## design/flow/constraint.sdc

```tcl
create_clock -name core_clock -period 6.28 [get_ports {clk}]
set_input_delay 1.2560 -clock core_clock [delete_from_list [all_inputs] [get_ports {clk}]]
set_output_delay 1.2560 -clock core_clock [all_outputs]
set_load 0.01 [all_outputs]
```

## design/flow/config.mk

```make
export PLATFORM = sky130hd
export DESIGN_NAME = vga
export DESIGN_NICKNAME = vga
export VERILOG_FILES = /design/flow/design.v
export SDC_FILE = /design/flow/constraint.sdc
export NUM_CORES = 4
export LEC_CHECK = 0
export CAP_MARGIN = 20
export CORE_MARGIN = 2
export CORE_UTILIZATION = 72
export CTS_CLUSTER_SIZE = 100
export PLACE_DENSITY = 0.39
export SLEW_MARGIN = 20
export TNS_END_PERCENT = 45
```

## design/flow/run.sh

```bash
#!/bin/bash
# the make line also repeats each setting of config.mk as NAME=value (left out here)
make -C /OpenROAD-flow-scripts/flow DESIGN_CONFIG=/design/flow/config.mk WORK_HOME=/design/flow/orfs CLKGATE_MAP_FILE= finish
```

## design/flow/design.v

```verilog
`timescale 1ns / 1ps
module clock(clk, reset, freq, clk_en);
	input clk;
	input reset;
	input [31:0] freq;
	output clk_en;
	reg clk_temp;
	reg [26:0] counter;
	wire [26:0]	cycles;
	assign clk_en = clk_temp;
	assign cycles = (100000000 / freq) - 1;
	always @ (posedge clk) begin
		if (reset) begin
			counter <= 0;
			clk_temp <= 0;
		end
		else begin
		counter <= counter + 1;
		if (counter == cycles) begin
			clk_temp <= 1;
			counter <= 0;
		end
		else
			clk_temp <= 0;
		end
	end
endmodule
`timescale 1ns / 1ps
module hvsync_generator(clk, reset, en, vga_h_sync, vga_v_sync, inDisplayArea, CounterX, CounterY);
input clk;
input reset;
input en;
output vga_h_sync, vga_v_sync;
output reg inDisplayArea;
output [9:0] CounterX;
output [9:0] CounterY;
reg [9:0] CountX;
reg [9:0] CountY;
assign CounterX = PixelX;
assign CounterY = PixelY;
reg [9:0] PixelX;
reg [9:0] PixelY;
parameter CountXmaxed = 799;  
parameter CountYmaxed = 524;  
parameter hpulse = 96; 	 
parameter vpulse = 2; 	 
parameter hbp = 144; 	 
parameter hfp = 784; 	 
parameter vbp = 35; 		 
parameter vfp = 515; 	 
always @(posedge clk)
	if (reset) begin
		CountX <= 0;
		CountY <= 0;
	end
	else if (en)
	if(CountX < CountXmaxed)
		CountX <= CountX + 1;
	else 	
	begin
		CountX <= 0;
		if (CountY < CountYmaxed)
			CountY <= CountY + 1;
		else
			CountY <= 0;
	end
assign vga_h_sync = (CountX < hpulse) ? 0:1;
assign vga_v_sync = (CountY < vpulse) ? 0:1;
always @(posedge clk)
	if (reset) begin
		inDisplayArea <= 0;
		PixelX <= 0;
		PixelY <= 0;
	end
	else if (en)
	if(CountX >= hbp && CountX < hfp && CountY >= vbp && CountY < vfp) begin
		inDisplayArea <= 1;
		PixelX <= CountX - hbp;
		PixelY <= CountY - vbp;
	end
	else begin
		inDisplayArea <= 0;
		PixelX <= 0;
		PixelY <= 0;
	end
endmodule
`timescale 1ns / 1ps
module pieces(encoding, PixelX, PixelY, display);
	input [41:0] encoding;
	input [9:0] PixelX;
	input [9:0] PixelY;
	output display;
	reg [5:0] coordinate;
	always @* begin
		coordinate <= ((PixelX-145) / 50) + 7 * ((PixelY-90) / 50);
	end
	assign display = encoding[coordinate];
endmodule
`timescale 1ns / 1ps
module finish(encoding, pos, done);
	input [41:0] encoding;
	input [5:0] pos;
	output reg done;
	always @* begin
		if (encoding[pos+1] && encoding[pos+2] && encoding[pos+3] && (pos%7 < 4))
			done <= 1;
		else if (encoding[pos-1] && encoding[pos+1] && encoding[pos+2] && (pos%7 < 5) && (pos%7 > 0))
			done <= 1;
		else if (encoding[pos-2] && encoding[pos-1] && encoding[pos+1] && (pos%7 < 6) && (pos%7 > 1))
			done <= 1;
		else if (encoding[pos-3] && encoding[pos-2] && encoding[pos-1] && (pos%7 > 2))
			done <= 1;
		else if (encoding[pos+7] && encoding[pos+14] && encoding[pos+21] && (pos < 21))
			done <= 1;
		else if (encoding[pos+8] && encoding[pos+16] && encoding[pos+24] && (pos%7 < 4) && (pos < 21))
			done <= 1;
		else if (encoding[pos-8] && encoding[pos+8] && encoding[pos+16] && (pos%7 < 5) && (pos%7 > 0) && (pos < 28) && (pos > 6))
			done <= 1;
		else if (encoding[pos-16] && encoding[pos-8] && encoding[pos+8] && (pos%7 < 6) && (pos%7 > 1) && (pos < 35) && (pos > 13))
			done <= 1;
		else if (encoding[pos-24] && encoding[pos-16] && encoding[pos-8] && (pos%7 > 2) && (pos > 20))
			done <= 1;
		else if (encoding[pos+6] && encoding[pos+12] && encoding[pos+18] && (pos%7 > 2) && (pos < 21))
			done <= 1;
		else if (encoding[pos-6] && encoding[pos+6] && encoding[pos+12] && (pos%7 > 1) && (pos%7 < 6) && (pos < 28) && (pos > 6))
			done <= 1;
		else if (encoding[pos-12] && encoding[pos-6] && encoding[pos+6] && (pos%7 > 0) && (pos%7 < 5) && (pos < 35) && (pos > 13))
			done <= 1;
		else if (encoding[pos-18] && encoding[pos-12] && encoding[pos-6] && (pos%7 < 4) && (pos > 20))
			done <= 1;
		else 
			done <= 0;
	end
endmodule
`timescale 1ns / 1ps
module vga(clk, rst, reset, btnL, btnR, btnD, vga_h_sync, vga_v_sync, vga_R, vga_G, vga_B);
	input clk, rst, reset, btnL, btnR, btnD;
	output vga_h_sync, vga_v_sync;
	output [2:0] vga_R;
	output [2:0] vga_G;
	output [1:0] vga_B;
	wire inDisplayArea;
	wire [9:0] PixelX;
	wire [9:0] PixelY;
	wire clk_px;
	wire rDisplay, yDisplay, rFinish, yFinish;
	clock clkpx (.clk(clk), .reset(rst), .freq(25000000), .clk_en(clk_px));
	hvsync_generator syncgen(.clk(clk), .reset(rst), .en(clk_px), .vga_h_sync(vga_h_sync), .vga_v_sync(vga_v_sync), 
	.inDisplayArea(inDisplayArea), .CounterX(PixelX), .CounterY(PixelY));
	reg [41:0] red;
	reg [41:0] ylw;
	reg [3:0] col;
	reg [2:0] columnA;
	reg [2:0] columnB;
	reg [2:0] columnC;
	reg [2:0] columnD;
	reg [2:0] columnE;
	reg [2:0] columnF;
	reg [2:0] columnG;
	reg player;
	reg [5:0] coordinate;
	reg [5:0] prev_coordinate;
	reg [2:0] height;
	reg winner;
	reg rw;
	reg yw;
	pieces redpieces (.encoding(red_q), .PixelX(PixelX), .PixelY(PixelY), .display(rDisplay));
	pieces ylwpieces (.encoding(ylw_q), .PixelX(PixelX), .PixelY(PixelY), .display(yDisplay));
	finish rwins (.encoding(red_q), .pos(coordinate_q), .done(rFinish));
	finish ywins (.encoding(ylw_q), .pos(coordinate_q), .done(yFinish));
	reg [2:0] vga_R;
	reg [2:0] vga_G;
	reg [1:0] vga_B;
	always @(posedge clk) begin
		if (rst) begin
			vga_R = 3'b000;
			vga_G = 3'b000;
			vga_B = 2'b00;
		end
		else if(inDisplayArea) begin
			if (PixelX > 145 && PixelX < 495 && PixelY > 40 && PixelY < 90 &&
				(PixelX - 145 > col_q * 50) && (PixelX - 145 < (col_q+1) * 50)) begin
				if (player_q) begin
					vga_R = 3'b111;
					vga_G = 3'b000;
					vga_B = 2'b00;
				end
				else begin
					vga_R = 3'b111;
					vga_G = 3'b111;
					vga_B = 2'b00;
				end
			end
			else if (PixelX >= 145 && PixelX <= 495 && PixelY >= 90 && PixelY <= 390) begin
				if ((PixelX-45) % 50 == 0 || (PixelY-40) %50 == 0) begin
					vga_R = 3'b000;
					vga_G = 3'b000;
					vga_B = 2'b00;
				end
				else if (rDisplay) begin
					vga_R = 3'b111;
					vga_G = 3'b000;
					vga_B = 2'b00;
				end
				else if (yDisplay) begin
					vga_R = 3'b111;
					vga_G = 3'b111;
					vga_B = 2'b00;
				end
				else begin
					vga_R = 3'b000;
					vga_G = 3'b111;
					vga_B = 2'b11;
				end
			end
			else begin
				if (PixelX > 545 && PixelX < 595 && PixelY > 340 && PixelY < 390)
					if (rw_q) begin
						vga_R = 3'b111;
						vga_G = 3'b000;
						vga_B = 2'b00;
					end
					else if (yw_q) begin
						vga_R = 3'b111;
						vga_G = 3'b111;
						vga_B = 2'b00;
					end
					else begin
						vga_R = 3'b000;
						vga_G = 3'b111;
						vga_B = 2'b00;
					end
				else begin
					vga_R = 3'b111;
					vga_G = 3'b111;
					vga_B = 2'b11;
				end
			end
		end
		else begin
			vga_R = 3'b000;
			vga_G = 3'b000;
			vga_B = 2'b00;
		end
	end
	localparam DIV_BITS = 6;
	wire [DIV_BITS:0] clk_dv_inc;
	reg [DIV_BITS-1:0]  clk_dv;
   reg         clk_en;
   reg         clk_en_d;
   assign clk_dv_inc = clk_dv + 1;
   always @ (posedge clk) begin
		if (rst) begin
			clk_dv   <= 0;
			clk_en   <= 0;
			clk_en_d <= 0;
		end
		else begin
			clk_dv   <= clk_dv_inc[DIV_BITS-1:0];
			clk_en   <= clk_dv_inc[DIV_BITS];
			clk_en_d <= clk_en;
		end
	end
	reg [3:0]   step_reset;
	reg [3:0]	step_left;
	reg [3:0]	step_right;
	reg [3:0]	step_down;
   always @ (posedge clk)
		if (rst)
		begin
			step_reset <= 4'b0;
			step_left  <= 4'b0;
			step_right <= 4'b0;
			step_down  <= 4'b0;
		end
		else if (clk_en)
		begin
			step_reset[3:0]  <= {reset, step_reset[3:1]};
			step_left[3:0]  <= {btnL, step_left[3:1]};
			step_right[3:0]  <= {btnR, step_right[3:1]};
			step_down[3:0]  <= {btnD, step_down[3:1]};
		end
	reg [41:0] red_q;
	reg [41:0] ylw_q;
	reg [3:0] col_q;
	reg player_q;
	reg [5:0] coordinate_q;
	reg rw_q;
	reg yw_q;
	always @ (posedge clk) begin
		red = red_q;
		ylw = ylw_q;
		col = col_q;
		player = player_q;
		coordinate = coordinate_q;
		rw = rw_q;
		yw = yw_q;
		if (rst) begin
			red = 42'b0000111_0000000_0000000_0000000_0000000_0000000;
			ylw = 42'b0000000_0000111_0000000_0000000_0000000_0000000;
			col = 3;
			columnA = 2;
			columnB = 2;
			columnC = 2;
			columnD = 0;
			columnE = 0;
			columnF = 0;
			columnG = 0;
			player = 1;
			winner = 0;
			coordinate = 0;
			rw = 0;
			yw = 0;
		end
		else if(~step_reset[0] & step_reset[1] & step_reset[2] & clk_en_d) begin
			red = 42'b0;
			ylw = 42'b0;
			col = 3;
			columnA = 0;
			columnB = 0;
			columnC = 0;
			columnD = 0;
			columnE = 0;
			columnF = 0;
			columnG = 0;
			player = 1;
			winner = 0;
			coordinate = 0;
			rw = 0;
			yw = 0;
		end
		else if(~step_left[0] & step_left[1] & step_left[2] & clk_en_d) begin
			if (col == 0)
				col = 0;
			else
				col = col - 1;
		end
		else if(~step_right[0] & step_right[1] & step_right[2] & clk_en_d) begin
			if (col == 6)
				col = 6;
			else
				col = col + 1;
		end
		else if(~step_down[0] & step_down[1] & step_down[2] & clk_en_d) begin
			case (col)
				0 : height = columnA;
				1 : height = columnB;
				2 : height = columnC;
				3 : height = columnD;
				4 : height = columnE;
				5 : height = columnF;
				6 : height = columnG;
				default : height = 0;
			endcase
			if (height == 6)
				;
			else begin
				coordinate = col + 7*(5-height);
				if (player) begin
					red[coordinate] = 1;
				end
				else begin
					ylw[coordinate] = 1;
				end
				player = ~player;
				case (col)
					0 : columnA = height + 1;
					1 : columnB = height + 1;
					2 : columnC = height + 1;
					3 : columnD = height + 1;
					4 : columnE = height + 1;
					5 : columnF = height + 1;
					6 : columnG = height + 1;
					default : ;
				endcase
			end
			if (~winner) 
				if(rFinish && player) begin
					rw = 1;
					winner =1;
				end
				else if (yFinish && ~player) begin
					yw = 1;
					winner =1;
				end
		end
		red_q <= red;
		ylw_q <= ylw;
		col_q <= col;
		player_q <= player;
		coordinate_q <= coordinate;
		rw_q <= rw;
		yw_q <= yw;
	end
endmodule
```

==> results of run 1 <==
==> cell type report <==
type	count	area share
Multi-Input combinational cell	2328	0.7021
Sequential cell	215	0.1677
Timing Repair Buffer	198	0.06215
Clock buffer	28	0.02510
Tap cell	402	0.01952
Inverter	100	0.01471
Clock inverter	16	0.008643
Antenna cell	1	0.00009711
==> repair_timing <==
item	in CTS	in global routing
endpoints found under the setup margin	3	6
pin swaps	4	11
gates resized	9	37
setup buffers	1	7
hold buffers	0	0
==> metrics by stage <==
stage / instances / power [mW]
2_1_floorplan: 2813 / 1.431
3_3_place_gp: 3233 / 1.439
3_5_place_dp: 3233 / 1.442
4_1_cts: 3278 / 2.947
5_1_grt: 3287 / 3.008
6_report: 3288 / 2.955
==> layer usage <==
metal | vias to the layer above | wire [µm]
li1 | 10530 | -
met1 | 11262 | 28520
met2 | 1743 | 34120
met3 | 348 | 9731
met4 | 0 | 3458
met5 | - | 0
==> Changelog: implementation, run 1 <==
## Implementation

* Status: failed layout checks
* Fail Reasons: setup timing
* Capturing point of the worst reg2reg path: vga_B[0]$_SDFF_PP0_
* Cell Pwr Density at ~110 nW/µm²
* Mux area share at 0.2102
* P_clk at 1.54 mW
* GRT busiest layer: met2
* Critical path's top delay family: AND-OR/OR-AND gates
* Reg clk slew, reported paths at roughly 0.06 ns
* Via density per instance at slightly above 7
* Largest cells by area after synthesis: dfxtp_1 (19%), mux4_2 (13%), ha_1 (7.3%)
* Pint at approximately 2.3 mW
* Top power group: clock
* Logic power comb at 44.4 µW
* Vias in the first global route at roughly 23000
* End of the critical path: vga_B[0]$_SDFF_PP0_
* # DRC at 0
* Instance count on the critical path at 30
* First-pass GRT wire length at about 120 mm
* OpenROAD warnings at between 80 and 90
* Critical path startpoint category: register
* Sink Count at 215
* RR Startpoint: syncgen.PixelY[2]$_SDFFE_PP0P_
* Commonest cells post-synth: nor2_1 (344), a21oi_1 (237), nand2_1 (233), dfxtp_1 (215), o21ai_0 (162)
* Worst skew pair latency at approximately 0.54 ns
* Critical path buffers and inverters at 2
* Placement Cell Area at 24580 µm²
* Yosys top cell by area: dfxtp_1
* Final worst setup slack at -0.7610 ns
* Slew Limit Headroom at 0.3823
* Area delta synth->final at 11.41%
* Worst hold stages at 1
* GRT met2 Usage at 0.6976
* Via Count at ~24000
* Req. time, crit path at ~6.7 ns
* Asr flop ratio synth at 0
* Num CTS Buffers at 24
* FF+latch area at 4320 µm²
* Critical path endpoint category: register
* Proportion of power drawn by the clock network at 0.521
* Cell Type Count at 111
* Violation tally from detailed-route iteration zero at 3228
* Root buffer cell: clkbuf_16
* Hold path start: clk_dv[0]$_SDFF_PP0_
* Fill cell count at approximately 2000
* Gate power share at 0.015
* Xor/xnor share at 0.05924
* Reg2reg setup slack at -0.76 ns
* Total track usage at 0.4405
* Yosys Instances at between 2000 and 3000
* YS chip area at 23130 µm²
* Switch Pwr at approximately 660 µW
* Worst slack at placement at -1.039 ns
* Top cell area share at 0.1861
* Sw Ratio at 0.2231
* CP max stage delay at ~0.54 ns
* Synth warnings at 5
* Post-DP HPWL at ~53 mm
* GPL Wtd Cong at about 1.1
* Worst EP arrival at between 7 and 8 ns
* Nets at approximately 3000
* Post-Route WL at ~76 mm
* Worst-margin pin slew at about 0.92 ns
* Die Width at about 180 µm
* Fin Clk Skew at ~0.012 ns
* Clk buf depth at 3
* Max-cap violations at 0
* Worst vdd ir at around 0.28 mV
* Sequential power at approximately 1.4 mW
* Worst hold slack at around 0.47 ns
* Post-synth seq share at 0.1861
* Hold Path End: clk_dv[0]$_SDFF_PP0_
* Io pins at 16
* Initial Util at 0.7330
* Post-synth EDFFs at 0
* Final Max-Slew Violation Tally at 0
* Worst Path Max Fanout at 5
* WS Path Type: register to register
* Largest net degree at the start of global routing at 141
* Final Setup Violations at 3
* Avg Cell Area, Syn at roughly 8 µm²
* Combinational gate area at ~18000 µm²
* H-tree depth at 1
* Synth flops at between 200 and 250
* Met3 global-route usage at 0.1108
* Min-Delay Path Class: register to register
* IO Port Bufs at 15
* Clock period minus worst slack at just over 7 ns
* Yosys simple share at 0.1989
* DIE AREA at 33570 µm²
* Final Hold Vio Count at 0
* Finished layout cell area at 25770 µm²
* Initial antenna violation count at 1
* Main synth FF type: dfxtp_1
* Seq pwr share at 0.464
* RSZ-0062 raised after global routing: true
* Post-route core utilization at 0.8166
* Maximum clock rate at approximately 140 MHz
* Syn_nets at 2966
* Slowest CP cell: mux4_2
* Met1 global-route usage at 0.5790
* Number of placement rows at around 65
* CTS tree: yes
* Lkg Pwr at about 9.9 nW
* Synth logic family: AND-OR/OR-AND gates
* Adder share at 0.08558
* Count leader, synth: nor2_1
* Aoi share at 0.2123
* Crit path from: syncgen.PixelY[2]$_SDFFE_PP0P_
* Core Region at around 32000 µm²
* Syn Inst Count at 2813
* Final setup TNS at -2.020 ns
* Routed len/inst at ~23 µm
* Final period utilization at 1.121
* Die Height at approximately 180 µm
* Synthesized area at between 20000 and 25000 µm²
* Gr ovfl total at 0
* Post-route ant nets at 0
* First-pass iteration count of the detailed router at 8
* Reg2Reg Depth at 30
==> inputs of run 2 (changes only) <==
CTS_CLUSTER_SIZE = not set   (was 100)
SETUP_SLACK_MARGIN = 1.35   (was not set)
TNS_END_PERCENT = 15   (was 45)
clock period = 5.35 ns   (was 6.28 ns; I/O delays follow)
==> run 2 against run 1 <==
Against the previous run: the flow now stops in global routing (5_1_grt); area after synthesis is the same; die size is the same; synthesized cell count is the same.
==> Changelog: implementation, run 2 <==
### Physical design

* Number of placement rows at 65 (unchanged)
* Count leader, synth: nor2_1
* Root buffer cell: clkbuf_16
* Sink Count at 215 (unchanged)
* Gr ovfl total at 84
* Commonest cells post-synth: nor2_1 (344), a21oi_1 (237), nand2_1 (233), dfxtp_1 (215), o21ai_0 (162)
* Largest cells by area after synthesis: dfxtp_1 (19%), mux4_2 (13%), ha_1 (7.3%)
* GPL Wtd Cong at 1.071 (+1.7%)
* Num CTS Buffers at 23 (-4.2%)
* Main synth FF type: dfxtp_1
* Io pins at 16 (unchanged)
* Yosys Instances at 2813 (unchanged)
* Placed instance count at 3304 (+2.2%)
* Yosys simple share at 0.1989 (unchanged)
* Adder share at 0.08558 (unchanged)
* Top cell area share at 0.1861 (unchanged)
* Post-DP HPWL at 56.31 mm (+5.7%)
* Avg Cell Area, Syn at 8.222 µm² (unchanged)
* Syn_nets at 2966 (unchanged)
* Initial Util at 0.7330 (unchanged)
* Mux area share at 0.2102 (unchanged)
* Halt Stage: global routing (5_1_grt)
* Cell Type Count at 111 (unchanged)
* Die Width at 183.2 µm (unchanged)
* Xor/xnor share at 0.05924 (unchanged)
* Status: stopped before the end
* Yosys top cell by area: dfxtp_1
* Total track usage at 0.7681
* Core Region at 31560 µm² (unchanged)
* Placement Cell Area at 25300 µm² (+2.9%)
* Die Height at 183.2 µm (unchanged)
* H-tree depth at 1 (unchanged)
* YS chip area at 23130 µm² (unchanged)
* Synthesized area at 23130 µm² (unchanged)
* Syn Inst Count at 2813 (unchanged)
* Synth logic family: AND-OR/OR-AND gates
* Post-synth EDFFs at 0 (unchanged)
* IO Port Bufs at 15 (unchanged)
* Clk buf depth at 3 (unchanged)
* Aoi share at 0.2123 (unchanged)
* Synth flops at 215 (unchanged)
* DIE AREA at 33570 µm² (unchanged)
* Synth warnings at 5 (unchanged)
* Post-synth seq share at 0.1861 (unchanged)
* Asr flop ratio synth at 0 (unchanged)
* Stop Error: [ERROR GRT-0232] Routing congestion too high. Check the congestion heatmap in the GUI.
* Worst slack at placement at -1.876 ns (-0.8368 ns)
run 2: repair_timing:
action                     CTS
buffers inserted            36
gates cloned                 5
hold buffers                 0
gates resized              211
pin swaps                  151
setup endpoints to repair   93
run 2: metal layers:
| metal | overflow | track usage |
|---|---|---|
| met4 | 33 | 0.7322 |
| met1 | 1 | 0.7707 |
| met2 | 43 | 0.9233 |
| met5 | 2 | 0.3956 |
| met3 | 5 | 0.6326 |
==> inputs of run 3 (changes only) <==
CELL_PAD_IN_SITES_DETAIL_PLACEMENT = 2   (was not set)
CELL_PAD_IN_SITES_GLOBAL_PLACEMENT = 3   (was not set)
CORE_MARGIN = 7   (was 2)
CORE_UTILIZATION = 43   (was 72)
CTS_CLUSTER_DIAMETER = 319   (was not set)
HOLD_SLACK_MARGIN = 0.23   (was not set)
MAX_ROUTING_LAYER = met4   (was not set)
PLACE_DENSITY = not set   (was 0.39)
PLACE_DENSITY_LB_ADDON = 0.23   (was not set)
SETUP_SLACK_MARGIN = not set   (was 1.35)
SLEW_MARGIN = 30   (was 20)
TNS_END_PERCENT = 45   (was 15)
clock period = 16.2 ns   (was 5.35 ns; I/O delays follow)
==> run 3 against run 2 <==
Against the previous run: the run now finishes clean; area after synthesis stayed put; synthesized cell count stayed put; die size is 80% higher.
==> Changelog: implementation, run 3 <==
## Implementation

* Post-Route WL at slightly above 90 mm
* Io pins at 16 (unchanged)
* Avg Cell Area, Syn at 8.222 µm² (unchanged)
* Reg2Reg Depth at 29
* Req. time, crit path at roughly 17 ns
* Final period utilization at 0.6164
* Lkg Pwr at 9.014 nW
* Finished layout cell area at approximately 25000 µm²
* Post-DP HPWL at 68.52 mm (+22%)
* Hold Path End: clk_dv[0]$_SDFF_PP0_
* Routed len/inst at approximately 27 µm
* Root buffer cell: clkbuf_16
* Clk buf depth at 3 (unchanged)
* Synth logic family: AND-OR/OR-AND gates
* Number of placement rows at 84 (+29%)
* Post-synth seq share at 0.1861 (unchanged)
* # DRC at 0
* RSZ-0062 raised after global routing: false
* Sink Count at 215 (unchanged)
* Seq pwr share at 0.468
* Sw Ratio at 0.2284
* Count leader, synth: nor2_1
* Hold buffers post-CTS at 0 (unchanged)
* Sequential power at 532 µW
* Placement Cell Area at 23660 µm² (-6.5%)
* Core Region at 52870 µm² (+68%)
* Final Setup Violations at 0
* Gate power share at 0.015
* Nets at around 2900
* Via density per instance at between 6 and 7
* Crit path from: syncgen.PixelY[2]$_SDFFE_PP0P_
* FF+latch area at between 4000 and 5000 µm²
* Setup repair bufs after CTS at 0 (-100%)
* DIE AREA at 60480 µm² (+80%)
* Synth flops at 215 (unchanged)
* Worst hold stages at 1
* Logic power comb at 16.8 µW
* Vias in the first global route at around 24000
* OpenROAD warnings at between 70 and 80
* Die Height at 245.9 µm (+34%)
* Syn_nets at 2966 (unchanged)
* Xor/xnor share at 0.05924 (unchanged)
* Synth warnings at 5 (unchanged)
* Instance count on the critical path at 29
* Capturing point of the worst reg2reg path: vga_B[0]$_SDFF_PP0_
* Commonest cells post-synth: nor2_1 (344), a21oi_1 (237), nand2_1 (233), dfxtp_1 (215), o21ai_0 (162)
* H-tree depth at 1 (unchanged)
* Adder share at 0.08558 (unchanged)
* Reg2reg setup slack at between 6 and 7 ns
* Reg clk slew, reported paths at around 0.060 ns
* Via Count at approximately 23000
* Num CTS Buffers at 26 (+13%)
* Worst Path Max Fanout at 15
* Area delta synth->final at 6.086%
* Main synth FF type: dfxtp_1
* Switch Pwr at between 200 and 300 µW
* Largest net degree at the start of global routing at about 88
* Status: finished clean
* GPL Wtd Cong at 0.9391 (-12%)
* Yosys Instances at 2813 (unchanged)
* Initial Util at 0.4375 (-0.2955)
* Syn Inst Count at 2813 (unchanged)
* Hold path start: clk_dv[0]$_SDFF_PP0_
* Proportion of power drawn by the clock network at 0.518
* Synthesized area at 23130 µm² (unchanged)
* Critical path's top delay family: AND-OR/OR-AND gates
* Final setup TNS at 0 ns
* CP max stage delay at ~0.77 ns
* CTS tree: yes
* Min-Delay Path Class: register to register
* Gr ovfl total at 0
* Top power group: clock
* Violation tally from detailed-route iteration zero at ~1700
* Mux area share at 0.2102 (unchanged)
* WS Path Type: register to register
* Cell Type Count at 111 (unchanged)
* Combinational gate area at between 15000 and 20000 µm²
* End of the critical path: vga_B[0]$_SDFF_PP0_
* Critical path startpoint category: register
* Largest cells by area after synthesis: dfxtp_1 (19%), mux4_2 (13%), ha_1 (7.3%)
* RR Startpoint: syncgen.PixelY[2]$_SDFFE_PP0P_
* Worst EP arrival at 10.46 ns
* First-pass iteration count of the detailed router at 7
* Post-route ant nets at 0
* Initial antenna violation count at 1
* Final Max-Slew Violation Tally at 0
* Die Width at 245.9 µm (+34%)
* Worst-margin pin slew at roughly 0.94 ns
* Post-synth EDFFs at 0 (unchanged)
* Slowest CP cell: a211oi_2
* Fin Clk Skew at approximately 0.011 ns
* Yosys top cell by area: dfxtp_1
* Fill cell count at 5953
* Worst vdd ir at slightly below 0.07 mV
* Max-cap violations at 0
* Clock period minus worst slack at 9.986 ns
* Number of antenna diodes at 0
* Asr flop ratio synth at 0 (unchanged)
* Final Hold Vio Count at 0
* Post-cts resize count at 0 (-100%)
* Critical path endpoint category: register
* Pint at between 800 and 900 µW
* Slew Limit Headroom at 0.3719
* P_clk at about 600 µW
* IO Port Bufs at 15 (unchanged)
* Total track usage at 0.3022
* Top cell area share at 0.1861 (unchanged)
* First-pass GRT wire length at about 140 mm
* Cell Pwr Density at 46.36 nW/µm²
* Yosys simple share at 0.1989 (unchanged)
* Worst skew pair latency at 0.55 ns
* Critical path buffers and inverters at 1
* YS chip area at 23130 µm² (unchanged)
* Aoi share at 0.2123 (unchanged)
* Maximum clock rate at between 100 and 150 MHz
[run 3: final cells by class]
type	instances	share of cell area
Tap cell	688	0.03508
Timing Repair Buffer	44	0.01494
Inverter	100	0.01530
Clock buffer	38	0.03126
Multi-Input combinational cell	2328	0.7244
Sequential cell	215	0.1759
Clock inverter	9	0.003162
[run 3: stage by stage]
| step | util | total power, mW | hold slack [ns] | worst slack, ns | cells |
|---|---|---|---|---|---|
| after global placement | 0.4473 | 0.5593 | 0.4139 | 6.828 | 3375 |
| after detailed placement | 0.4476 | 0.5604 | 0.4338 | 6.206 | 3375 |
| after global routing | 0.4641 | 1.166 | 0.4899 | 5.710 | 3422 |
| after CTS | 0.4636 | 1.149 | 0.4621 | 6.034 | 3422 |
| after floorplan | - | 0.5547 | 0.4021 | 7.980 | 2813 |
| final | 0.4641 | 1.137 | 0.4571 | 6.214 | 3422 |
[run 3: layer usage]
metal | GRT usage | routed length [µm] | vias to the layer above
met2 | 0.4923 | 43200 | 826
li1 | - | - | 10181
met1 | 0.3924 | 39060 | 11523
met4 | 0.07536 | 2465 | 0
met5 | - | 0 | -
met3 | 0.04909 | 6684 | 177
==> inputs of run 4 (changes only) <==
CELL_PAD_IN_SITES_DETAIL_PLACEMENT = not set   (was 2)
CELL_PAD_IN_SITES_GLOBAL_PLACEMENT = not set   (was 3)
CORE_MARGIN = 2   (was 7)
CORE_UTILIZATION = 70   (was 43)
CTS_CLUSTER_DIAMETER = not set   (was 319)
HOLD_SLACK_MARGIN = not set   (was 0.23)
MAX_ROUTING_LAYER = not set   (was met4)
PLACE_DENSITY_LB_ADDON = not set   (was 0.23)
SLEW_MARGIN = 20   (was 30)
TNS_END_PERCENT = not set   (was 45)
clock period = 8.42 ns   (was 16.2 ns; I/O delays follow)
==> run 4 against run 3 <==
Against the previous run: sequential power rose by 92%; flip-flop count did not move; clock skew rose by 0.020 ns; worst hold slack got worse by 0.021 ns; critical path type unchanged.
==> Changelog: implementation, run 4 <==
## Implementation

* Status: finished clean
* Yosys Instances at 2813 (unchanged)
* Gr ovfl total at 0 (unchanged)
* Critical path's top delay family: AND-OR/OR-AND gates
* Critical path buffers and inverters at 5 (+4)
* Logic power comb at 31.1 µW (+85%)
* Asr flop ratio synth at 0 (unchanged)
* Syn_nets at 2966 (unchanged)
* Vias in the first global route at 20798 (-14%)
* Avg Cell Area, Syn at 8.222 µm² (unchanged)
* Fin Clk Skew at 0.03115 ns (+0.02015 ns)
* Synth logic family: AND-OR/OR-AND gates
* CP max stage delay at 0.54 ns (-0.23 ns)
* YS chip area at 23130 µm² (unchanged)
* Initial Util at 0.7109 (+0.2734)
* Core Region at 32540 µm² (-38%)
* Cell Type Count at 111 (unchanged)
* Final Hold Vio Count at 0 (unchanged)
* Sw Ratio at 0.2147 (-0.01371)
* Reg2Reg Depth at 33 (+14%)
* Adder share at 0.08558 (unchanged)
* Top cell area share at 0.1861 (unchanged)
* Worst skew pair latency at 0.53 ns (-0.02 ns)
* Die Height at 185.8 µm (-24%)
* Lkg Pwr at 9.126 nW (+1.2%)
* Hold Path End: clk_dv[0]$_SDFF_PP0_
* Switch Pwr at 456.4 µW (+76%)
* Total track usage at 0.4011 (+0.09890)
* First-pass GRT wire length at 110.8 mm (-23%)
* Placement Cell Area at 23460 µm² (-0.86%)
* DIE AREA at 34510 µm² (-43%)
* Worst-margin pin slew at 1.104 ns (+0.1620 ns)
* Main synth FF type: dfxtp_1
* Slew Limit Headroom at 0.2571 (-0.1148)
* Reg clk slew, reported paths at 0.07 ns (about the same)
* Syn Inst Count at 2813 (unchanged)
* Yosys top cell by area: dfxtp_1
* Clock period minus worst slack at 8.078 ns (-1.908 ns)
* WL met1 at 28.15 mm (-28%)
* Met2 WL at 30.72 mm (-29%)
* First-pass iteration count of the detailed router at 6 (-1)
* P_clk at 1.07 mW (+82%)
* H-tree depth at 1 (unchanged)
* Crit-path most repeated cell: buf_4
* Capturing point of the worst reg2reg path: vga_B[0]$_SDFF_PP0_
* Worst vdd ir at 0.2185 mV (+220%)
* Violation tally from detailed-route iteration zero at 2562 (+48%)
* Count leader, synth: nor2_1
* Final period utilization at 0.9594 (+0.3430)
* Worst hold stages at 1 (unchanged)
* Fill cell count at 2465 (-59%)
* Post-Route WL at 70.36 mm (-23%)
* Num CTS Buffers at 22 (-15%)
* Post-DP HPWL at 51.56 mm (-25%)
* Min-Delay Path Class: register to register
* Mux area share at 0.2102 (unchanged)
* Post-route ant nets at 0 (unchanged)
* Instance count on the critical path at 33 (+14%)
* End of the critical path: vga_B[0]$_SDFF_PP0_
* Post-synth EDFFs at 0 (unchanged)
* Hold path start: clk_dv[0]$_SDFF_PP0_
* Max-cap violations at 0 (unchanged)
* Final setup TNS at 0 ns (unchanged)
* Sequential power at 1.02 mW (+92%)
* Worst EP arrival at 8.52 ns (-1.94 ns)
* # DRC at 0 (unchanged)
* Yosys simple share at 0.1989 (unchanged)
* Proportion of power drawn by the clock network at 0.504 (-0.014)
* Xor/xnor share at 0.05924 (unchanged)
* Commonest cells post-synth: nor2_1 (344), a21oi_1 (237), nand2_1 (233), dfxtp_1 (215), o21ai_0 (162)
* Pint at 1.670 mW (+90%)
* Initial antenna violation count at 0 (-1)
* Nets at 2886 (+0.63%)
* IO Port Bufs at 15 (unchanged)
* Slowest CP cell: fa_1
* Synth warnings at 5 (unchanged)
* GPL Wtd Cong at 1.003 (+6.8%)
* Synth flops at 215 (unchanged)
* Final Max-Slew Violation Tally at 0 (unchanged)
* Final worst setup slack at 0.3420 ns (-5.872 ns)
* Req. time, crit path at 8.86 ns (-7.81 ns)
* Cell Pwr Density at 87.11 nW/µm² (+88%)
* Synthesized area at 23130 µm² (unchanged)
* Largest net degree at the start of global routing at 108 (+23%)
* Met3 wire len at 8.745 mm (+31%)
* WS Path Type: register to register
* Crit path from: syncgen.PixelY[2]$_SDFFE_PP0P_
* Io pins at 16 (unchanged)
* Sink Count at 215 (unchanged)
* Worst Path Max Fanout at 9 (-6)
* Aoi share at 0.2123 (unchanged)
* CTS tree: yes
* Post-synth seq share at 0.1861 (unchanged)
* Critical path startpoint category: register
* Finished layout cell area at 24410 µm² (-0.53%)
* Critical path endpoint category: register
* Via Count at 22547 (-0.70%)
* Final Setup Violations at 0 (unchanged)
* Largest cells by area after synthesis: dfxtp_1 (19%), mux4_2 (13%), ha_1 (7.3%)
* Die Width at 185.8 µm (-24%)
* Gate power share at 0.015 (about the same)
* Routed len/inst at 22.05 µm (-17%)
* DR top layer: met4
* Top power group: clock
* Maximum clock rate at 123.8 MHz (+24%)
* Area delta synth->final at 5.523%
* Number of antenna diodes at 0 (unchanged)
* Worst slack at placement at 0.1292 ns (-6.077 ns)
* Reg2reg setup slack at 0.34 ns (-5.87 ns)
* Seq pwr share at 0.481 (+0.013)
* Root buffer cell: clkbuf_16
* RR Startpoint: syncgen.PixelY[2]$_SDFFE_PP0P_
* Number of placement rows at 66 (-21%)
* OpenROAD warnings at 82 (+3.8%)
* Via density per instance at 7.066 (+6.5%)
* Clk buf depth at 3 (unchanged)
* Hold buffers post-CTS at 0 (unchanged)
-- run 4: cell type report --
class                   count  area (µm²)  share of cell area
multi-input cells        2328       17820              0.7302
flip-flops and latches    215        4314              0.1768
clock buffers              28       645.6             0.02645
well taps                 442       553.0             0.02266
repair buffers             66       540.5             0.02215
inverters                 100       375.4             0.01538
clock inverters            12       155.1            0.006357
-- run 4: what timing repair did --
action                                  CTS  global route
endpoints found under the setup margin    0             3
buffers inserted                          0             5
resized                                   0             9
-- run 4: stage by stage --
| step | instances | total power, mW | utilization | hold WS, ns |
|---|---|---|---|---|
| 3_5_place_dp | 3144 | 1.075 | 0.7210 | 0.4215 |
| 2_1_floorplan | 2813 | 1.067 | - | 0.4021 |
| 5_1_grt | 3191 | 2.170 | 0.7501 | 0.4582 |
| 3_3_place_gp | 3144 | 1.073 | 0.7210 | 0.4131 |
| 6_report | 3191 | 2.126 | 0.7501 | 0.4360 |
| 4_1_cts | 3184 | 2.126 | 0.7456 | 0.4408 |
-- run 4: layer usage --
metal  up-vias  GRT usage
met3       223    0.09157
li1      10241          -
met4         0     0.1493
met2      1401     0.6162
met5         -          0
met1     10682     0.5521
==> inputs of run 5 (changes only) <==
CAP_MARGIN = 0   (was 20)
CORE_UTILIZATION = 72   (was 70)
PLACE_DENSITY = 0.39   (was not set)
TNS_END_PERCENT = 20   (was not set)
clock period = 7.95 ns   (was 8.42 ns; I/O delays follow)
==> run 5 against run 4 <==
Against the previous run: still clean on timing, DRC and antenna; cell count is 1.3% lower; total power rose by 5.8%; register-to-register slack worse by 0.16 ns; largest power group unchanged.
==> Changelog: implementation, run 5 <==
## Implementation

* Pint at 1.772 mW (+6.1%)
* Reg2Reg Depth at 32 (-3.0%)
* Req. time, crit path at 8.39 ns (-0.47 ns)
* Synthesized area at 23130 µm² (unchanged)
* Sw Ratio at 0.2124 (-0.002229)
* Mux area share at 0.2102 (unchanged)
* Instance count on the critical path at 32 (-3.0%)
* Worst EP arrival at 8.21 ns (-0.31 ns)
* Die Width at 183.2 µm (-1.4%)
* Seq pwr share at 0.482 (about the same)
* GPL Wtd Cong at 1.027 (+2.4%)
* Gr ovfl total at 0 (unchanged)
* Crit path from: syncgen.PixelX[1]$_SDFFE_PP0P_
* H-tree depth at 1 (unchanged)
* Critical path buffers and inverters at 4 (-1)
* Commonest cells post-synth: nor2_1 (344), a21oi_1 (237), nand2_1 (233), dfxtp_1 (215), o21ai_0 (162)
* Final Setup Violations at 0 (unchanged)
* Finished layout cell area at 24480 µm² (+0.31%)
* P_clk at 1.13 mW (+6%)
* Worst skew pair latency at 0.53 ns (about the same)
* Capturing point of the worst reg2reg path: vga_B[0]$_SDFF_PP0_
* Max-cap violations at 0 (unchanged)
* Adder share at 0.08558 (unchanged)
* Final Hold Vio Count at 0 (unchanged)
* Slowest CP cell: or3b_2
* Post-Route WL at 69.84 mm (-0.74%)
* Final period utilization at 0.9774 (+0.01798)
* Fin Clk Skew at 0.01777 ns (-0.01338 ns)
* Number of antenna diodes at 0 (unchanged)
* First-pass iteration count of the detailed router at 8 (+2)
* Yosys Instances at 2813 (unchanged)
* Asr flop ratio synth at 0 (unchanged)
* Number of placement rows at 65 (-1.5%)
* Hold buffers post-CTS at 0 (unchanged)
* Clock period minus worst slack at 7.770 ns (-0.3080 ns)
* Synth flops at 215 (unchanged)
* Violation tally from detailed-route iteration zero at 2626 (+2.5%)
* Count leader, synth: nor2_1
* Routed len/inst at 22.17 µm (+0.55%)
* Final Max-Slew Violation Tally at 0 (unchanged)
* Syn_nets at 2966 (unchanged)
* Syn Inst Count at 2813 (unchanged)
* Initial antenna violation count at 1 (+1)
* Worst vdd ir at 0.2206 mV (+0.96%)
* Root buffer cell: clkbuf_16
* WS Path Type: register to register
* Critical path endpoint category: register
* YS chip area at 23130 µm² (unchanged)
* Min-Delay Path Class: register to register
* Worst hold stages at 1 (unchanged)
* Final worst setup slack at 0.1800 ns (-0.1620 ns)
* End of the critical path: vga_B[0]$_SDFF_PP0_
* Design Power at 2.249 mW (+5.8%)
* Top cell area share at 0.1861 (unchanged)
* Worst Path Max Fanout at 10 (+1)
* Critical path startpoint category: register
* Critical path's top delay family: AND-OR/OR-AND gates
* Worst-margin pin slew at 1.039 ns (-0.06518 ns)
* Avg Cell Area, Syn at 8.222 µm² (unchanged)
* Total track usage at 0.4061 (+0.004998)
* Post-synth seq share at 0.1861 (unchanged)
* Placed instance count at 3107 (-1.2%)
* Aoi share at 0.2123 (unchanged)
* RR Startpoint: syncgen.PixelX[1]$_SDFFE_PP0P_
* Yosys top cell by area: dfxtp_1
* Post-route ant nets at 0 (unchanged)
* Lkg Pwr at 9.116 nW (-0.11%)
* DIE AREA at 33570 µm² (-2.7%)
* Synth warnings at 5 (unchanged)
* Status: finished clean
* Nets at 2886 (unchanged)
* Io pins at 16 (unchanged)
* Area delta synth->final at 5.848%
* Worst slack at placement at -0.1005 ns (-0.2297 ns)
* Core Region at 31560 µm² (-3.0%)
* Hold path start: clk_dv[0]$_SDFF_PP0_
* Cell Pwr Density at 91.88 nW/µm² (+5.5%)
* Initial Util at 0.7330 (+0.02210)
* Hold Path End: clk_dv[0]$_SDFF_PP0_
* Maximum clock rate at 128.7 MHz (+4.0%)
* First-pass GRT wire length at 110.7 mm (about the same)
* Slew Limit Headroom at 0.3048 (+0.04768)
* Xor/xnor share at 0.05924 (unchanged)
* Post-synth EDFFs at 0 (unchanged)
* CTS tree: yes
* Gate power share at 0.015 (about the same)
* Die Height at 183.2 µm (-1.4%)
* Sink Count at 215 (unchanged)
* Via Count at 22726 (+0.79%)
* Placement Cell Area at 23450 µm² (about the same)
* Cell Type Count at 111 (unchanged)
* Largest net degree at the start of global routing at 108 (unchanged)
* Reg2reg setup slack at 0.18 ns (-0.16 ns)
* Post-DP HPWL at 50.56 mm (-1.9%)
* Crit-path most repeated cell: inv_1
* Yosys simple share at 0.1989 (unchanged)
* Clk buf depth at 3 (unchanged)
* Post-route core utilization at 0.7758 (+0.02570)
* Synth logic family: AND-OR/OR-AND gates
* Largest cells by area after synthesis: dfxtp_1 (19%), mux4_2 (13%), ha_1 (7.3%)
* Num CTS Buffers at 22 (unchanged)
* Main synth FF type: dfxtp_1
* Top power group: clock
* Logic power comb at 32.7 µW (+5%)
* IO Port Bufs at 15 (unchanged)
* Reg clk slew, reported paths at 0.06 ns (about the same)
* Vias in the first global route at 21417 (+3.0%)
* Switch Pwr at 477.9 µW (+4.7%)
* Non-Filler Instances at 3150 (-1.3%)
* # DRC at 0 (unchanged)
* Via density per instance at 7.215 (+2.1%)
* Proportion of power drawn by the clock network at 0.504 (about the same)
* Sequential power at 1.08 mW (+6%)
* OpenROAD warnings at 82 (unchanged)
* CP max stage delay at 0.53 ns (about the same)
## run 5: what timing repair did
action,in CTS,in global routing
pin swaps,0,2
resized,2,33
setup endpoints to repair,1,3
buffers inserted,0,3
## run 5: routing by layer
metal | share of wire | global-route usage | routed length, µm | up-vias
met2 | 0.44 | 0.6277 | 30830 | 1454
met1 | 0.39 | 0.5445 | 27110 | 10727
li1 | - | - | - | 10252
met4 | 0.043 | 0.1677 | 3015 | 2
met5 | 0.00019 | 0 | 13 | -
met3 | 0.13 | 0.1031 | 8872 | 291
## run 5: metrics by stage
| step | TNS [ns] | hold WS [ns] |
|---|---|---|
| 6_report | 0 | 0.4355 |
| 2_1_floorplan | 0 | 0.4021 |
| 3_5_place_dp | -0.1005 | 0.4284 |
| 4_1_cts | 0 | 0.4361 |
| 3_3_place_gp | 0 | 0.4145 |
| 5_1_grt | -0.1317 | 0.4744 |
## run 5: layout make-up
type / count / area (µm²)
inverter: 100 / 379.1
timing repair buffer: 66 / 548.0
clock buffer: 28 / 613.1
clock inverter: 11 / 186.4
multi-input combinational: 2328 / 17930
sequential: 215 / 4318
tap: 402 / 503.0
fill: 2261 / 7074
==> inputs of run 6 (changes only) <==
ABC_AREA = 1   (was not set)
CAP_MARGIN = 20   (was 0)
MAX_ROUTING_LAYER = met4   (was not set)
PLACE_DENSITY = not set   (was 0.39)
PLACE_DENSITY_LB_ADDON = 0.28   (was not set)
SETUP_SLACK_MARGIN = 1.13   (was not set)
TNS_END_PERCENT = not set   (was 20)
clock period = 6.89 ns   (was 7.95 ns; I/O delays follow)
==> run 6 against run 5 <==
Against the previous run: the flow now stops in global routing (5_1_grt); synthesized cell count is 33% higher; area after synthesis down 2.9%; die size decreased by 2.8%.
==> Changelog: implementation, run 6 <==
### Physical design

* Adder share at 0.08591 (+0.0003320)
* Synth flops at 215 (unchanged)
* Top cell area share at 0.1917 (+0.005568)
* Yosys top cell by area: dfxtp_1
* Gr ovfl total at 5
* IO Port Bufs at 15 (unchanged)
* Main synth FF type: dfxtp_1
* Cell Type Count at 77 (-31%)
* Yosys simple share at 0.3499 (+0.1510)
* Root buffer cell: clkbuf_16
* Syn_nets at 3884 (+31%)
* Status: stopped before the end
* Syn Inst Count at 3731 (+33%)
* Yosys Instances at 3731 (+33%)
* YS chip area at 22460 µm² (-2.9%)
* Asr flop ratio synth at 0 (unchanged)
* Clk buf depth at 3 (unchanged)
* GPL Wtd Cong at 1.165 (+13%)
* Initial Util at 0.7322 (-0.0007372)
* Avg Cell Area, Syn at 6.019 µm² (-27%)
* Core Region at 30670 µm² (-2.8%)
* H-tree depth at 1 (unchanged)
* Aoi share at 0.2220 (+0.009640)
* Halt Stage: global routing (5_1_grt)
* Post-synth EDFFs at 0 (unchanged)
* Count leader, synth: nand2_1
* Placement Cell Area at 22850 µm² (-2.6%)
* Synth logic family: simple AND/OR/NAND/NOR gates
* Largest cells by area after synthesis: dfxtp_1 (19%), nand2_1 (15%), o21ai_0 (7.6%)
* Stop Error: [ERROR GRT-0232] Routing congestion too high. Check the congestion heatmap in the GUI.
* Num CTS Buffers at 24 (+9.1%)
* Total track usage at 0.6485
* Commonest cells post-synth: nand2_1 (886), inv_1 (442), o21ai_0 (342), nor2_1 (338), a21oi_1 (320)
* Xor/xnor share at 0.03878 (-0.02046)
* Post-synth seq share at 0.1917 (+0.005568)
* Number of placement rows at 64 (-1.5%)
* Synth warnings at 5 (unchanged)
* Mux area share at 0.002674 (-0.2076)
* Synthesized area at 22460 µm² (-2.9%)
* Post-DP HPWL at 58.05 mm (+15%)
* Die Width at 180.6 µm (-1.4%)
* Die Height at 180.6 µm (-1.4%)
* Io pins at 16 (unchanged)
* DIE AREA at 32620 µm² (-2.8%)
* Sink Count at 215 (unchanged)
## run 6: stage by stage
stage               setup WS, ns  instances
floorplan                 0.5238       3731
global placement         0.02949       4034
detailed placement       -0.2843       4034
CTS                       0.3070       4125
## run 6: per-layer routing
metal  overflow  track usage
met3          0       0.4080
met2          4       0.8579
met1          0       0.6626
met5          -            -
met4          1       0.5535
## run 6: what timing repair did
action,4_1_cts
gates resized,41
setup endpoints to repair,74
gates cloned,1
hold buffers,0
setup buffers,48
pin swaps,36
==> inputs of run 7 (changes only) <==
CTS_CLUSTER_SIZE = 90   (was not set)
MAX_ROUTING_LAYER = not set   (was met4)
PLACE_DENSITY = 0.35   (was not set)
PLACE_DENSITY_LB_ADDON = not set   (was 0.28)
SETUP_SLACK_MARGIN = -0.42   (was 1.13)
clock period = 5.9 ns   (was 6.89 ns; I/O delays follow)
==> run 7 against run 6 <==
Against the previous run: the run again fails in global routing (5_1_grt); synthesized cell count stayed put; die size stayed put; area after synthesis stayed put.
==> Changelog: implementation, run 7 <==
### Physical design

* Yosys simple share at 0.3499 (unchanged)
* Clk buf depth at 3 (unchanged)
* Gr ovfl total at 2
* Sink Count at 215 (unchanged)
* Die Height at 180.6 µm (unchanged)
* IO Port Bufs at 15 (unchanged)
* Syn_nets at 3884 (unchanged)
* DIE AREA at 32620 µm² (unchanged)
* Synthesized area at 22460 µm² (unchanged)
* Largest cells by area after synthesis: dfxtp_1 (19%), nand2_1 (15%), o21ai_0 (7.6%)
* Post-DP HPWL at 57.95 mm (-0.19%)
* Count leader, synth: nand2_1
* Main synth FF type: dfxtp_1
* GPL Wtd Cong at 1.105 (-5.1%)
* Stop Error: [ERROR GRT-0232] Routing congestion too high. Check the congestion heatmap in the GUI.
* Status: stopped before the end
* Commonest cells post-synth: nand2_1 (886), inv_1 (442), o21ai_0 (342), nor2_1 (338), a21oi_1 (320)
* Initial Util at 0.7322 (unchanged)
* Num CTS Buffers at 25 (+4.2%)
* Core Region at 30670 µm² (unchanged)
* Post-synth EDFFs at 0 (unchanged)
* Syn Inst Count at 3731 (unchanged)
* Io pins at 16 (unchanged)
* Mux area share at 0.002674 (unchanged)
* Synth logic family: simple AND/OR/NAND/NOR gates
* Cell Type Count at 77 (unchanged)
* Avg Cell Area, Syn at 6.019 µm² (unchanged)
* Top cell area share at 0.1917 (unchanged)
* Synth warnings at 5 (unchanged)
* Aoi share at 0.2220 (unchanged)
* Root buffer cell: clkbuf_16
* Asr flop ratio synth at 0 (unchanged)
* Synth flops at 215 (unchanged)
* Xor/xnor share at 0.03878 (unchanged)
* Hold buffers post-CTS at 0 (unchanged)
* H-tree depth at 1 (unchanged)
* Total track usage at 0.5570
* Die Width at 180.6 µm (unchanged)
* Yosys Instances at 3731 (unchanged)
* YS chip area at 22460 µm² (unchanged)
* Post-synth seq share at 0.1917 (unchanged)
* Adder share at 0.08591 (unchanged)
* Number of placement rows at 64 (unchanged)
* Halt Stage: global routing (5_1_grt)
* Yosys top cell by area: dfxtp_1
[run 7: timing repair]
item                       in CTS
gates cloned                    1
gates resized                  19
setup buffers                  38
pin swaps                      23
setup endpoints to repair       3
[run 7: routing by layer]
metal	GRT overflow	global-route usage
met2	0	0.8301
met3	0	0.2678
met5	0	0.03556
met1	0	0.5987
met4	2	0.4481
[run 7: through the flow]
stage	worst slack, ns	utilization	instance area, µm²	std cells
3_3_place_gp	-0.4658	0.7753	23780	4155
2_1_floorplan	-0.4711	-	22540	3731
4_1_cts	-0.6377	0.8125	24920	4230
3_5_place_dp	-0.8581	0.7753	23780	4155
==> inputs of run 8 (changes only) <==
CTS_CLUSTER_SIZE = 74   (was 90)
SETUP_SLACK_MARGIN = not set   (was -0.42)
clock period = 5.86 ns   (was 5.9 ns; I/O delays follow)
==> run 8 against run 7 <==
Against the previous run: now fails the layout checks on setup timing; synthesized cell count unchanged; die size unchanged; area after synthesis did not move.
==> Changelog: implementation, run 8 <==
## Implementation

* Mux area share at 0.002674 (unchanged)
* Worst-margin pin slew at 1.175 ns
* Clock period minus worst slack at approximately 7.3 ns
* Nets at 3972
* RSZ-0062 raised after global routing: true
* Synth warnings at 5 (unchanged)
* Status: failed layout checks
* Largest net degree at the start of global routing at between 100 and 150
* Synthesized area at 22460 µm² (unchanged)
* Maximum clock rate at ~140 MHz
* End of the critical path: vga_R[1]$_SDFF_PP0_
* Critical path endpoint category: register
* Syn Inst Count at 3731 (unchanged)
* Number of placement rows at 64 (unchanged)
* Reg clk slew, reported paths at around 0.07 ns
* Lkg Pwr at 11.81 nW
* Post-route core utilization at 0.8276
* Hold path start: clk_dv[0]$_SDFF_PP0_
* Commonest cells post-synth: nand2_1 (886), inv_1 (442), o21ai_0 (342), nor2_1 (338), a21oi_1 (320)
* First-pass GRT wire length at ~130 mm
* Vias in the first global route at 25169
* Total track usage at 0.4774
* Final period utilization at 1.247
* Worst skew pair latency at 0.55 ns
* # DRC at 0
* Sw Ratio at 0.2214
* Instance count on the critical path at 42
* Largest cells by area after synthesis: dfxtp_1 (19%), nand2_1 (15%), o21ai_0 (7.6%)
* First-pass iteration count of the detailed router at 14
* Num CTS Buffers at 24 (-4.0%)
* CTS tree: yes
* Sequential power at 1.47 mW
* Reg2Reg Depth at between 40 and 50
* Final Max-Slew Violation Tally at 0
* Synth logic family: simple AND/OR/NAND/NOR gates
* Area delta synth->final at 13.03%
* Asr flop ratio synth at 0 (unchanged)
* GPL Wtd Cong at 1.109 (+0.34%)
* Post-synth EDFFs at 0 (unchanged)
* Yosys top cell by area: dfxtp_1
* Adder share at 0.08591 (unchanged)
* Violation tally from detailed-route iteration zero at 4790
* Main synth FF type: dfxtp_1
* Hold Path End: clk_dv[0]$_SDFF_PP0_
* Pint at between 2 and 2.5 mW
* Core Region at 30670 µm² (unchanged)
* Slew Limit Headroom at 0.2085
* RR Startpoint: syncgen.PixelY[3]$_SDFFE_PP0P_
* Gr ovfl total at 0
* Final Hold Vio Count at 0
* Worst hold stages at 1
* Worst slack at placement at -1.005 ns (-0.1473 ns)
* Post-route ant nets at 0
* Final setup TNS at -4.175 ns
* P_clk at roughly 1.7 mW
* Placed instance count at 4144 (-0.26%)
* Critical path's top delay family: simple AND/OR/NAND/NOR gates
* Top power group: clock
* Proportion of power drawn by the clock network at 0.521
* YS chip area at 22460 µm² (unchanged)
* Fail Reasons: setup timing
* Critical path startpoint category: register
* DIE AREA at 32620 µm² (unchanged)
* Cell Pwr Density at roughly 130 nW/µm²
* Routed len/inst at 19.48 µm
* Gate power share at 0.016
* Crit path from: syncgen.PixelY[3]$_SDFFE_PP0P_
* Yosys simple share at 0.3499 (unchanged)
* Initial Util at 0.7322 (unchanged)
* Avg Cell Area, Syn at 6.019 µm² (unchanged)
* Design Power at roughly 3.2 mW
* Worst EP arrival at between 7 and 8 ns
* Worst hold slack at about 0.44 ns
* Aoi share at 0.2220 (unchanged)
* Via Count at 27710
* WS Path Type: register to register
* Min-Delay Path Class: register to register
* Synth flops at 215 (unchanged)
* Req. time, crit path at roughly 6.3 ns
* Yosys Instances at 3731 (unchanged)
* Seq pwr share at 0.463
* Post-Route WL at roughly 82 mm
* Final Setup Violations at 3
* IO Port Bufs at 15 (unchanged)
* OpenROAD warnings at 87
* Non-Filler Instances at 4235
* Critical path buffers and inverters at 8
* Post-DP HPWL at 57.14 mm (-1.4%)
* Post-synth seq share at 0.1917 (unchanged)
* Io pins at 16 (unchanged)
* Fin Clk Skew at between 0.01 and 0.015 ns
* Max-cap violations at 0
* Clk buf depth at 3 (unchanged)
* CP max stage delay at roughly 0.70 ns
* Top cell area share at 0.1917 (unchanged)
* Worst vdd ir at approximately 0.27 mV
* Root buffer cell: clkbuf_16
* Reg2reg setup slack at -1.44 ns
* Cell Type Count at 77 (unchanged)
* Placement Cell Area at 23710 µm² (-0.27%)
* Switch Pwr at ~700 µW
* Crit-path most repeated cell: nand2_2
* Die Height at 180.6 µm (unchanged)
* Final worst setup slack at -1.445 ns
* Xor/xnor share at 0.03878 (unchanged)
* Initial antenna violation count at 4
* Finished layout cell area at 25380 µm²
* Count leader, synth: nand2_1
* Logic power comb at roughly 50 µW
* Sink Count at 215 (unchanged)
* Die Width at 180.6 µm (unchanged)
* Worst Path Max Fanout at 6
* Capturing point of the worst reg2reg path: vga_R[1]$_SDFF_PP0_
* H-tree depth at 1 (unchanged)
* Via density per instance at 6.543
* Syn_nets at 3884 (unchanged)
* Slowest CP cell: fa_2
-- run 8: timing repair --
item / in CTS / in global routing
setup buffers: 29 / 13
resized: 34 / 77
hold buffers: 0 / 0
endpoints found under the setup margin: 3 / 70
pin swaps: 42 / 40
endpoints found under the hold margin: 0 / 0
cloned: 1 / 0
-- run 8: final cells by class --
type                       count  area [µm²]
multi-input combinational   2886       16170
fill                        2150        5288
sequential                   215        4322
inverter                     483        1841
timing repair buffer         208        1659
clock buffer                  32       711.9
tap                          396       495.5
clock inverter                12       167.7
timing repair inverter         1       11.26
antenna                        2       5.005
-- run 8: layer usage --
layer  vias up  routed length, µm  part of all wire  track usage
met2      2134              34970              0.42       0.7545
met5         -                  0                 0            0
li1      12537                  -                 -            -
met1     12298              28100              0.34       0.5436
met3       741              11040              0.13       0.1593
met4         0               8373              0.10       0.3339
==> inputs of run 9 (changes only) <==
ABC_AREA = 0   (was 1)
CELL_PAD_IN_SITES_GLOBAL_PLACEMENT = 1   (was not set)
CORE_ASPECT_RATIO = 1.37   (was not set)
CORE_UTILIZATION = 29   (was 72)
CTS_CLUSTER_DIAMETER = 324   (was not set)
CTS_CLUSTER_SIZE = 17   (was 74)
GPL_ROUTABILITY_DRIVEN = 0   (was not set)
GPL_TIMING_DRIVEN = 0   (was not set)
MAX_ROUTING_LAYER = met5   (was not set)
MIN_ROUTING_LAYER = met1   (was not set)
PLACE_DENSITY = not set   (was 0.35)
SETUP_SLACK_MARGIN = 3.26   (was not set)
SLEW_MARGIN = 5   (was 20)
TNS_END_PERCENT = 20   (was not set)
clock period = 12.4 ns   (was 5.86 ns; I/O delays follow)
==> run 9 against run 8 <==
Against the previous run: now clean on timing, DRC and antenna; cell area is 0.38% lower; die size rose to 2.5 times the previous value; worst setup slack improved by 5.0 ns; utilization shrank 51 points; critical path type unchanged; critical endpoint is now vga_B[0]$_SDFF_PP0_; largest power group is now sequential cells.
==> Changelog: implementation, run 9 <==
## Implementation

* Root buffer cell: clkbuf_16
* Core Region at 79180 µm² (+160%)
* Yosys Instances at 2813 (-25%)
* Yosys top cell by area: dfxtp_1
* Commonest cells post-synth: nor2_1 (344), a21oi_1 (237), nand2_1 (233), dfxtp_1 (215), o21ai_0 (162)
* Critical path startpoint category: register
* Fill cell count at 8441 (+290%)
* Post-synth EDFFs at 0 (unchanged)
* Critical path's top delay family: AND-OR/OR-AND gates
* Clk buf depth at 3 (unchanged)
* Synth flops at 215 (unchanged)
* Total track usage at 0.2075 (-0.2698)
* Worst skew pair latency at 0.52 ns (-0.03 ns)
* Clock period minus worst slack at 8.827 ns (+1.523 ns)
* IO Port Bufs at 14 (-1)
* Synthesized area at 23130 µm² (+3.0%)
* Worst-margin pin slew at 1.066 ns (-0.1087 ns)
* Max-cap violations at 0 (unchanged)
* Gate power share at 0.021 (+0.005)
* Lkg Pwr at 9.114 nW (-23%)
* Pint at 932.2 µW (-62%)
* CP max stage delay at 0.60 ns (-0.10 ns)
* Syn Inst Count at 2813 (-25%)
* Nets at 3010 (-24%)
* Fin Clk Skew at 0.03036 ns (+0.01654 ns)
* # DRC at 0 (unchanged)
* Critical path buffers and inverters at 6 (-2)
* RSZ-0062 raised after global routing: true
* Synth warnings at 5 (unchanged)
* Slew Limit Headroom at 0.2827 (+0.07419)
* Hold path start: clk_dv[0]$_SDFF_PP0_
* Asr flop ratio synth at 0 (unchanged)
* Final Hold Vio Count at 0 (unchanged)
* Post-route ant nets at 0 (unchanged)
* Top power group: sequential cells
* End of the critical path: vga_B[0]$_SDFF_PP0_
* Cell Type Count at 111 (+44%)
* Req. time, crit path at 12.79 ns (+6.46 ns)
* Violation tally from detailed-route iteration zero at 1837 (-62%)
* Sequential power at 694 µW (-53%)
* Sw Ratio at 0.2295 (+0.008092)
* Die Height at 334.5 µm (+85%)
* Maximum clock rate at 113.3 MHz (-17%)
* CTS tree: yes
* First-pass GRT wire length at 133.7 mm (+4.7%)
* Synth logic family: AND-OR/OR-AND gates
* Number of antenna diodes at 0 (-2)
* Instance count on the critical path at 34 (-19%)
* Post-route core utilization at 0.3193 (-0.5083)
* OpenROAD warnings at 81 (-6.9%)
* Main synth FF type: dfxtp_1
* Adder share at 0.08558 (-0.0003320)
* P_clk at 491 µW (-70%)
* Logic power comb at between 20 and 30 µW
* Final Max-Slew Violation Tally at 0 (unchanged)
* Mux area share at 0.2102 (+0.2076)
* Cell Pwr Density at 47.85 nW/µm² (-62%)
* Largest cells by area after synthesis: dfxtp_1 (19%), mux4_2 (13%), ha_1 (7.3%)
* Worst hold stages at 1 (unchanged)
* YS chip area at 23130 µm² (+3.0%)
* Placed instance count at 3877 (-6.4%)
* Critical path endpoint category: register
* Status: finished clean
* Initial Util at 0.2921 (-0.4401)
* Hold Path End: clk_dv[0]$_SDFF_PP0_
* H-tree depth at 1 (unchanged)
* Routed len/inst at 22.36 µm (+15%)
* Avg Cell Area, Syn at 8.222 µm² (+37%)
* Count leader, synth: nor2_1
* Worst Path Max Fanout at 10 (+4)
* Slowest CP cell: mux4_2
* Switch Pwr at 277.7 µW (-60%)
* Final period utilization at 0.7119 (-0.5346)
* Num CTS Buffers at 16 (-33%)
* Syn_nets at 2966 (-24%)
* Final setup TNS at 0 ns (+4.175 ns)
* Number of placement rows at 121 (+89%)
* Crit path from: syncgen.PixelX[0]$_SDFFE_PP0P_
* Aoi share at 0.2123 (-0.009640)
* Proportion of power drawn by the clock network at 0.405 (-0.116)
* Top cell area share at 0.1861 (-0.005568)
* Initial antenna violation count at 0 (-4)
* Post-Route WL at 87.25 mm (+5.8%)
* Seq pwr share at 0.573 (+0.110)
* Reg2Reg Depth at 34 (-19%)
* Post-synth seq share at 0.1861 (-0.005568)
* First-pass iteration count of the detailed router at 6 (-8)
* Via Count at 22266 (-20%)
* Vias in the first global route at 22065 (-12%)
* Xor/xnor share at 0.05924 (+0.02046)
* Final Setup Violations at 0 (-3)
* Sink Count at 215 (unchanged)
* Non-Filler Instances at 3902 (-7.9%)
* Area delta synth->final at 9.321%
* Die Width at 245.3 µm (+36%)
* Via density per instance at 5.706 (-13%)
* Worst vdd ir at 0.09556 mV (-65%)
* Worst EP arrival at 9.22 ns (+1.45 ns)
* DIE AREA at 82060 µm² (+150%)
* Reg clk slew, reported paths at 0.07 ns (about the same)
* Min-Delay Path Class: register to register
* Reg2reg setup slack at 3.57 ns (+5.02 ns)
* Post-DP HPWL at 69.31 mm (+21%)
* Largest net degree at the start of global routing at 18 (-83%)
* RR Startpoint: syncgen.PixelX[0]$_SDFFE_PP0P_
* Yosys simple share at 0.1989 (-0.1510)
* Capturing point of the worst reg2reg path: vga_B[0]$_SDFF_PP0_
* Gr ovfl total at 0 (unchanged)
* WS Path Type: register to register
* Io pins at 16 (unchanged)
run 9: metal layers:
layer	vias up	routed length, µm	global-route usage
met5	-	0	0
met4	0	5664	0.1245
met3	246	3395	0.01761
li1	10479	-	-
met1	10792	33550	0.2326
met2	749	44640	0.3790
run 9: area by class of cell:
cell class | count | area [µm²] | area share
well taps | 1045 | 1308 | 0.05171
flip-flops and latches | 215 | 4307 | 0.1703
multi-input cells | 2328 | 17880 | 0.7073
clock buffers | 16 | 400.4 | 0.01584
inverters | 100 | 382.9 | 0.01514
clock inverters | 2 | 25.02 | 0.0009897
plain buffers | 170 | 748.2 | 0.02959
repair buffers | 26 | 229.0 | 0.009056
run 9: repair_timing:
| item | in CTS | in global routing |
|---|---|---|
| gates resized | 7 | 34 |
| hold buffers | 0 | 0 |
| pin swaps | 1 | 3 |
| endpoints found under the hold margin | 0 | 0 |
| setup endpoints to repair | 5 | 6 |
| cloned | 0 | 0 |
| setup buffers | 2 | 5 |
run 9: per-stage QoR:
step	hold WS (ns)	setup slack, ns	cell area [µm²]	power [mW]
finish	0.4435	3.573	25280	1.210
global route	0.4733	3.161	25280	1.259
CTS	0.4488	3.189	25140	1.232
detailed placement	0.4306	2.352	24670	0.7368
global placement	0.4139	2.140	24580	0.7358
floorplan	0.4021	4.180	23130	0.7247
No activity file was given, so power comes from the tool's default toggle rates.
